Setup of build 22:
==> flow/design.v (excerpt) <==
module CPU(
    input               clk         ,
    input               rstn        ,
    input               rf_dcp_rd   ,
    input [4:0]         rf_addr     ,
    output reg [31:0]   rf_out      ,
    output [7:0]        imem_addr   ,
    input [31:0]        imem_rdata  ,
    output [7:0]        dmem_addr   ,
    output [31:0]       dmem_wdata  ,
    output              dmem_we     ,
    input [31:0]        dmem_rdata  ,
    output              stop
    );
For scale: ~1500 flip-flops, about 150 I/O pins, ~78000 µm² of cells after synthesis.
==> flow/config.mk <==
export PLATFORM = sky130hd
export DESIGN_NAME = CPU
export DESIGN_NICKNAME = CPU
export VERILOG_FILES = /design/flow/design.v
export SDC_FILE = /design/flow/constraint.sdc
export NUM_CORES = 4
export LEC_CHECK = 0
export ABC_AREA = 0
export CAP_MARGIN = 20
export CORE_MARGIN = 2
export CORE_UTILIZATION = 58
export SETUP_SLACK_MARGIN = 0.84
export SLEW_MARGIN = 15
==> flow/constraint.sdc <==
create_clock -name core_clock -period 5.78 [get_ports {clk}]
set_input_delay 1.1560 -clock core_clock [delete_from_list [all_inputs] [get_ports {clk}]]
set_output_delay 1.1560 -clock core_clock [all_outputs]
set_load 0.01 [all_outputs]
run.sh (not shown) runs the stock make flow with config.mk's settings and CLKGATE_MAP_FILE=.
Build 22: flow complete, layout not clean; failing: setup timing
Inputs modified between build 22 and build 40:
diff --git a/flow/config.mk b/flow/config.mk
--- a/flow/config.mk
+++ b/flow/config.mk
@@ -7,7 +7,6 @@
 export LEC_CHECK = 0
-export ABC_AREA = 0
 export CAP_MARGIN = 20
 export CORE_MARGIN = 2
-export CORE_UTILIZATION = 58
-export SETUP_SLACK_MARGIN = 0.84
-export SLEW_MARGIN = 15
+export CORE_UTILIZATION = 40
+export SETUP_SLACK_MARGIN = 1.66
+export SLEW_MARGIN = 20
==> flow/constraint.sdc <==
create_clock -name core_clock -period 10.2 [get_ports {clk}]
set_input_delay 2.0400 -clock core_clock [delete_from_list [all_inputs] [get_ports {clk}]]
set_output_delay 2.0400 -clock core_clock [all_outputs]
set_load 0.01 [all_outputs]
--- outcome ---
- Every stage of the flow completed for build 40, and the final layout passed the timing, design-rule and antenna checks.
- Relative to build 22, depth of the worst register-to-register path has decreased by 3 in build 40.
- Build 40 vs build 22 — post-layout total power dropped about 45%.
- Cmp build 40 vs build 22: number of standard-cell rows in the floorplan higher in build 40
- Via count for build 40: 9.4% down relative to build 22
- Final net count sits lower in build 40 than in build 22.
- Between build 22 and build 40, the difference in post-synthesis compound-gate area fraction is negligible.
- Side by side, overall routing resource usage turned out lower in build 40 than in build 22.
- Wire length on met3 delta for build 40 relative to build 22: 35% lower
- Looking only at setup slack, and setting everything else aside, the higher value of build 22 and build 40 goes to build 40.
- Final cell count, build 40 vs build 22: up slightly
> inputs changed (build 40 -> build 49)
diff --git a/flow/config.mk b/flow/config.mk
--- a/flow/config.mk
+++ b/flow/config.mk
@@ -9,4 +9,4 @@
 export CORE_MARGIN = 2
-export CORE_UTILIZATION = 40
-export SETUP_SLACK_MARGIN = 1.66
+export CORE_UTILIZATION = 61
+export CTS_CLUSTER_SIZE = 14
 export SLEW_MARGIN = 20
==> flow/constraint.sdc <==
create_clock -name core_clock -period 6.52 [get_ports {clk}]
set_input_delay 1.3040 -clock core_clock [delete_from_list [all_inputs] [get_ports {clk}]]
set_output_delay 1.3040 -clock core_clock [all_outputs]
set_load 0.01 [all_outputs]
Higher design area was reported by build 49, not build 40. Sort build 49 and build 40 by setup TNS asc -> top: build 49. Compare build 49 and build 40 | power lower: build 40. In build 49, buffering overhead is higher than in build 40. Wire length: build 49 and build 40 compared, higher one is build 49. Changes observed in build 49 relative to build 40: clock network area share has decreased; register area has remained practically unchanged; global-route wire length before repair has increased; floorplan row count has decreased. Build 49 ran in full, but the layout does not pass; the checks complain about setup timing. As far as max-capacitance violation count goes, build 40 and build 49 are indistinguishable; the numbers are identical.
The inputs of build 11 differ from those of build 49 as listed below.
diff --git a/flow/config.mk b/flow/config.mk
--- a/flow/config.mk
+++ b/flow/config.mk
@@ -9,4 +9,5 @@
 export CORE_MARGIN = 2
-export CORE_UTILIZATION = 61
-export CTS_CLUSTER_SIZE = 14
+export CORE_UTILIZATION = 66
+export CTS_CLUSTER_SIZE = 44
+export SETUP_SLACK_MARGIN = -0.39
 export SLEW_MARGIN = 20
==> flow/constraint.sdc <==
create_clock -name core_clock -period 7.05 [get_ports {clk}]
set_input_delay 1.4100 -clock core_clock [delete_from_list [all_inputs] [get_ports {clk}]]
set_output_delay 1.4100 -clock core_clock [all_outputs]
set_load 0.01 [all_outputs]
[summary]
- Tool error ODB-0269 stopped build 11 during global routing (5_1_grt); no final results.
- Measured against each other, build 11 and build 49 differ in number of gates resized after CTS, the higher figure coming from build 49.
- Y dimension of the die down 14 µm in build 11 wrt build 49
- On build 11: worst slack after detailed placement is 0.67 ns higher than what build 49 gave.
- When the final numbers for build 11 and build 49 were put side by side, the area of the core turned out to be greater in build 49.
- What build 49 reported for die size has to be multiplied by 0.925 to get the figure for build 11.
- In the metrics for build 11 and build 49, the one carrying the higher site row count is build 49.
- Relative to build 49, initial core utilization increased by 5.5 points in build 11.
- Build 11 vs. build 49: area of placed instances has decreased; x dimension of the die has decreased.
- The cell count after placement in build 11 was lower than what build 49 gave.
- NOTE last weighted congestion value of the routability-driven placer build 49->build 11 increased slightly


CPU again, from the RTL that the note above started with.
==> flow/config.mk <==
export PLATFORM = sky130hd
export DESIGN_NAME = CPU
export DESIGN_NICKNAME = CPU
export VERILOG_FILES = /design/flow/design.v
export SDC_FILE = /design/flow/constraint.sdc
export NUM_CORES = 4
export LEC_CHECK = 0
export CAP_MARGIN = 20
export CORE_MARGIN = 2
export CORE_UTILIZATION = 66
export CTS_CLUSTER_DIAMETER = 28
export CTS_CLUSTER_SIZE = 41
export SETUP_SLACK_MARGIN = 1.68
export SLEW_MARGIN = 20
export TNS_END_PERCENT = 5
==> flow/constraint.sdc <==
create_clock -name core_clock -period 8.39 [get_ports {clk}]
set_input_delay 1.6780 -clock core_clock [delete_from_list [all_inputs] [get_ports {clk}]]
set_output_delay 1.6780 -clock core_clock [all_outputs]
set_load 0.01 [all_outputs]
The starting point did not get past 5_1_grt.
Change:
Settings changed: CORE_UTILIZATION 66 to 62, CTS_CLUSTER_DIAMETER 28 to unset, CTS_CLUSTER_SIZE 41 to 98, SETUP_SLACK_MARGIN 1.68 to unset, TNS_END_PERCENT 5 to unset.
Clock period 8.39 ns to 5.73 ns, I/O delays scaled along.
Effect:
- Now the flow completed, yet does not pass: negative setup slack
- area after synthesis does not change
- synthesized cell count stays the same
- die area grows by about 6%
Change:
Settings changed: CORE_UTILIZATION 62 to 57, CTS_CLUSTER_SIZE 98 to unset, SETUP_SLACK_MARGIN set to 1.82.
Clock period 5.73 ns to 6.87 ns, I/O delays scaled along.
- The new run produced a layout that fails on negative setup slack
- clock-buffer cell count is higher by 5
- wire length is lower by 2.8%
- power is lower by 17%
- utilization is lower by 6.6 points
- sequential share of layout area is higher by 0.48 points
- global-route usage is lower by 5.9 points
- setup slack improves by 0.89 ns
- synthesized cell count is unchanged
Change:
Settings changed: CORE_UTILIZATION 57 to 63, SETUP_SLACK_MARGIN 1.82 to 1.77.
Clock period 6.87 ns to 6.41 ns, I/O delays scaled along.
Effect: Now the flow never finished: it broke off in 5_1_grt on ODB-0269; die area falls by 9.4%; area after synthesis stays the same; synthesized cell count is unchanged.


Starting RTL as in the previous note.
Settings: LEC_CHECK=0, ABC_AREA=1, CAP_MARGIN=20, CORE_ASPECT_RATIO=1.55, CORE_MARGIN=2, CORE_UTILIZATION=35, CTS_CLUSTER_DIAMETER=27, CTS_CLUSTER_SIZE=57, GPL_ROUTABILITY_DRIVEN=0, GPL_TIMING_DRIVEN=0, MAX_ROUTING_LAYER=met4, MIN_ROUTING_LAYER=met2, PLACE_DENSITY_LB_ADDON=0.16, SLEW_MARGIN=20, TNS_END_PERCENT=50; clock period 10.5 ns.
The starting point failed in 5_1_grt (GRT-0116).
Edit:
ABC_AREA = unset   (was 1)
CORE_ASPECT_RATIO = unset   (was 1.55)
CORE_UTILIZATION = 23   (was 35)
CTS_CLUSTER_DIAMETER = unset   (was 27)
CTS_CLUSTER_SIZE = 59   (was 57)
GPL_ROUTABILITY_DRIVEN = unset   (was 0)
GPL_TIMING_DRIVEN = unset   (was 0)
MAX_ROUTING_LAYER = unset   (was met4)
MIN_ROUTING_LAYER = unset   (was met2)
PLACE_DENSITY_LB_ADDON = unset   (was 0.16)
SLEW_MARGIN = 25   (was 20)
TNS_END_PERCENT = unset   (was 50)
This time the run finished clean. Synthesized cell count decreases by 23%. Die area increases by 50%. Synthesized area decreases by 0.83%.
Edit:
CORE_UTILIZATION = 70   (was 23)
CTS_CLUSTER_SIZE = unset   (was 59)
PLACE_DENSITY_LB_ADDON = 0.25   (was unset)
SLEW_MARGIN = 20   (was 25)
clock period = 6.51 ns   (was 10.5 ns; I/O delays follow)
=>
- The changed run aborted during 5_1_grt, error GRT-0232
- area after synthesis does not change
- die size went down by 67%
- synthesized cell count does not change


v15:
Starting RTL as in the previous note.
clock: 7.05 ns
lec_check: 0
abc_area: 1
cap_margin: 0
core_aspect_ratio: 1.13
core_margin: 8
core_utilization: 51
cts_cluster_diameter: 88
cts_cluster_size: 98
gpl_timing_driven: 0
min_routing_layer: met2
place_density_lb_addon: 0.03
setup_slack_margin: 0.23
slew_margin: 20
v15 terminated abnormally: 5_1_grt reported GRT-0116.
> inputs changed (v15 -> v5)
==> flow/config.mk <==
export PLATFORM = sky130hd
export DESIGN_NAME = CPU
export DESIGN_NICKNAME = CPU
export VERILOG_FILES = /design/flow/design.v
export SDC_FILE = /design/flow/constraint.sdc
export NUM_CORES = 4
export LEC_CHECK = 0
export CAP_MARGIN = 20
export CORE_MARGIN = 2
export CORE_UTILIZATION = 40
export SLEW_MARGIN = 20
==> flow/constraint.sdc <==
create_clock -name core_clock -period 10.5 [get_ports {clk}]
set_input_delay 2.1000 -clock core_clock [delete_from_list [all_inputs] [get_ports {clk}]]
set_output_delay 2.1000 -clock core_clock [all_outputs]
set_load 0.01 [all_outputs]
[summary]
Post-synthesis share of cell area spent on and-or and or-and gates | v5 below v15. In the summary table, v15 is marked failed, with error GRT-0116 raised in 5_1_grt. Every stage of the flow completed for v5, and the final layout passed the timing, design-rule and antenna checks. v5 vs v15 — gate count of the mapped netlist dropped by more than 10%. Higher post-DP HPWL goes to v15 over v5. Compared with v15, v5 shows area after detailed placement that has gone down by a few percent. Summary: die size, v5 worse than v15. v5 vs v15: synthesized area down slightly.
diff inputs: v5 => v23
--- a/flow/config.mk
+++ b/flow/config.mk
@@ -6,6 +6,17 @@
 export NUM_CORES = 4
 export LEC_CHECK = 0
+export ABC_AREA = 0
 export CAP_MARGIN = 20
+export CELL_PAD_IN_SITES_DETAIL_PLACEMENT = 2
+export CORE_ASPECT_RATIO = 1.55
 export CORE_MARGIN = 2
-export CORE_UTILIZATION = 40
-export SLEW_MARGIN = 20
+export CORE_UTILIZATION = 35
+export CTS_CLUSTER_DIAMETER = 27
+export CTS_CLUSTER_SIZE = 57
+export GPL_ROUTABILITY_DRIVEN = 0
+export GPL_TIMING_DRIVEN = 0
+export MAX_ROUTING_LAYER = met4
+export MIN_ROUTING_LAYER = met2
+export PLACE_DENSITY_LB_ADDON = 0.16
+export SLEW_MARGIN = 0
+export TNS_END_PERCENT = 50
Of v5 and v23, only v23 never reached the final stage.
v23 terminated abnormally: 5_1_grt reported GRT-0116.
Post-placement setup slack delta for v23 relative to v5: 4.75 ns lower
Compared with v5, port buffer count in v23 decreased slightly.
Standard-cell row count (v23 vs. v5) increases by more than a quarter
The H-tree depth number comes out higher for v23 vs v5.
v23 vs. v5: core region area now larger; post-placement cell area saw an increase.
In v23 relative to v5, post-placement cell count had gone up by a little under 10%.
Summary of v23 over v5: die outline area up about 14%, post-synthesis share of cell area spent on full adders, half adders and majority gates about even, cell resize tally after clock tree synthesis moved up, starting density of the core went down by 5.1 points.
## Diff of input files: v49 against v23
==> flow/config.mk <==
export PLATFORM = sky130hd
export DESIGN_NAME = CPU
export DESIGN_NICKNAME = CPU
export VERILOG_FILES = /design/flow/design.v
export SDC_FILE = /design/flow/constraint.sdc
export NUM_CORES = 4
export LEC_CHECK = 0
export CAP_MARGIN = 20
export CORE_MARGIN = 2
export CORE_UTILIZATION = 61
export SLEW_MARGIN = 20
==> flow/constraint.sdc <==
create_clock -name core_clock -period 8.28 [get_ports {clk}]
set_input_delay 1.6560 -clock core_clock [delete_from_list [all_inputs] [get_ports {clk}]]
set_output_delay 1.6560 -clock core_clock [all_outputs]
set_load 0.01 [all_outputs]
--- outcome ---
Per the final summary, v49 finished and its layout is clean on timing, DRC and antenna.
In the reports for v49 and v23, the smaller floorplan core area belongs to v49.
Comparing v49 and v23, the higher initial cell density of the core was measured on v49.
v49 vs v23 on post-detailed-placement cell area: v49 is the lower one.
NOTE: die extent in x in v49 falls short of that of v23
Lower number of H-tree levels among v49 and v23: v49
The chip area of v49 was superior to that of v23.
Inputs modified between v49 and v40:
--- a/flow/config.mk
+++ b/flow/config.mk
@@ -8,4 +8,5 @@
 export CAP_MARGIN = 20
 export CORE_MARGIN = 2
-export CORE_UTILIZATION = 61
+export CORE_UTILIZATION = 57
+export SETUP_SLACK_MARGIN = 1.68
 export SLEW_MARGIN = 20
==> flow/constraint.sdc <==
create_clock -name core_clock -period 7.05 [get_ports {clk}]
set_input_delay 1.4100 -clock core_clock [delete_from_list [all_inputs] [get_ports {clk}]]
set_output_delay 1.4100 -clock core_clock [all_outputs]
set_load 0.01 [all_outputs]
No crash in v40: every stage finished, but the layout fails its final checks due to negative setup slack.
Looking at worst-path cell with the longest stage delay, the sky130_fd_sc_hd__or4_4 result is from v49; the sky130_fd_sc_hd__or4b_4 one comes from v40.
Relative to v49, post-CTS setup buffer count increased by 45 in v40.
Looking at v40 and v49, the cts-stage hold buffer count is a wash.
Cell depth of the worst flop-to-flop path grows by a few percent when moving from v49 to v40.
Input changes introduced in v19 (baseline for comparison: v40):
--- a/flow/config.mk
+++ b/flow/config.mk
@@ -8,5 +8,7 @@
 export CAP_MARGIN = 20
 export CORE_MARGIN = 2
-export CORE_UTILIZATION = 57
+export CORE_UTILIZATION = 60
+export CTS_CLUSTER_DIAMETER = 28
+export CTS_CLUSTER_SIZE = 41
 export SETUP_SLACK_MARGIN = 1.68
 export SLEW_MARGIN = 20
Completing all stages was not enough for v19: its layout failed the final checks because of negative setup slack. Compared with v40, v19 shows a lower register share of total power. Going from v40 to v19, buffer depth of the longest clock path moved up, chip area moved down, sequential share of layout area moved down, final routed wirelength across all metal layers moved up. v19 vs v40, top power consumer group: clock vs sequential cells.


Starting RTL as in the previous note.
// CPU
module CPU(
    input               clk         ,
    input               rstn        ,
    input               rf_dcp_rd   ,
    input [4:0]         rf_addr     ,
    output reg [31:0]   rf_out      ,
    output [7:0]        imem_addr   ,
    input [31:0]        imem_rdata  ,
    output [7:0]        dmem_addr   ,
    output [31:0]       dmem_wdata  ,
    output              dmem_we     ,
    input [31:0]        dmem_rdata  ,
    output              stop
    );
    reg [31:0]   md          ;
    reg [31:0]   y           ;
    wire [31:0]  pc          ;
    wire [31:0]  npc         ;
    reg [31:0]   imm         ;
    reg [31:0]   ir          ;
    reg [31:0]   a           ;
    reg [31:0]   b           ;
    wire [2:0]   branch      ;
    wire         MemRead     ;
    wire         MemWrite    ;
    wire         MemtoReg    ;
    wire [2:0]   ALUOP       ;
    wire         ALUSrc1     ;
    wire [1:0]   ALUSrc2     ;
    wire         RegWrite    ;
    wire [2:0]   zero        ;
    wire [2:0]   mode        ;
    wire         uors        ;
  ...
Settings: LEC_CHECK=0, ABC_AREA=1, CAP_MARGIN=20, CORE_ASPECT_RATIO=1.55, CORE_MARGIN=2, CORE_UTILIZATION=40, GPL_TIMING_DRIVEN=0, HOLD_SLACK_MARGIN=0.16, MAX_ROUTING_LAYER=met4, MIN_ROUTING_LAYER=met2, PLACE_DENSITY_LB_ADDON=0.16, SLEW_MARGIN=20, TNS_END_PERCENT=95; clock period 10.5 ns.
The first run never finished: it broke off in global routing (5_1_grt).
Edit:
ABC_AREA = not set   (was 1)
CORE_ASPECT_RATIO = not set   (was 1.55)
CORE_UTILIZATION = 66   (was 40)
CTS_CLUSTER_DIAMETER = 27   (was not set)
GPL_TIMING_DRIVEN = not set   (was 0)
HOLD_SLACK_MARGIN = not set   (was 0.16)
MIN_ROUTING_LAYER = not set   (was met2)
PLACE_DENSITY_LB_ADDON = not set   (was 0.16)
SETUP_SLACK_MARGIN = 1.82   (was not set)
TNS_END_PERCENT = not set   (was 95)
clock period = 6.87 ns   (was 10.5 ns; I/O delays follow)
=> The new run never finished: it broke off in global routing (5_1_grt) (GRT-0232); synthesized cell count went down by about a fifth; die area shrinks by well over a third; area after synthesis came out lower slightly.
Edit:
CORE_UTILIZATION = 40   (was 66)
CTS_CLUSTER_DIAMETER = not set   (was 27)
MAX_ROUTING_LAYER = not set   (was met4)
SETUP_SLACK_MARGIN = not set   (was 1.82)
clock period = 10.2 ns   (was 6.87 ns; I/O delays follow)
=> With this change the flow went through all stages and came out clean. Die area rose by 64%. Synthesized area is unchanged. Synthesized cell count stays the same.
Edit:
CORE_UTILIZATION = 61   (was 40)
CTS_CLUSTER_DIAMETER = 29   (was not set)
CTS_CLUSTER_SIZE = 14   (was not set)
SETUP_SLACK_MARGIN = 1.53   (was not set)
clock period = 6.52 ns   (was 10.2 ns; I/O delays follow)
Result:
- The new run ended with an error in global routing (5_1_grt) on GRT-0232
- die size fell by a quarter to a third
- synthesized area is unchanged
- synthesized cell count does not change
Power is estimated from default activity; no workload was simulated.
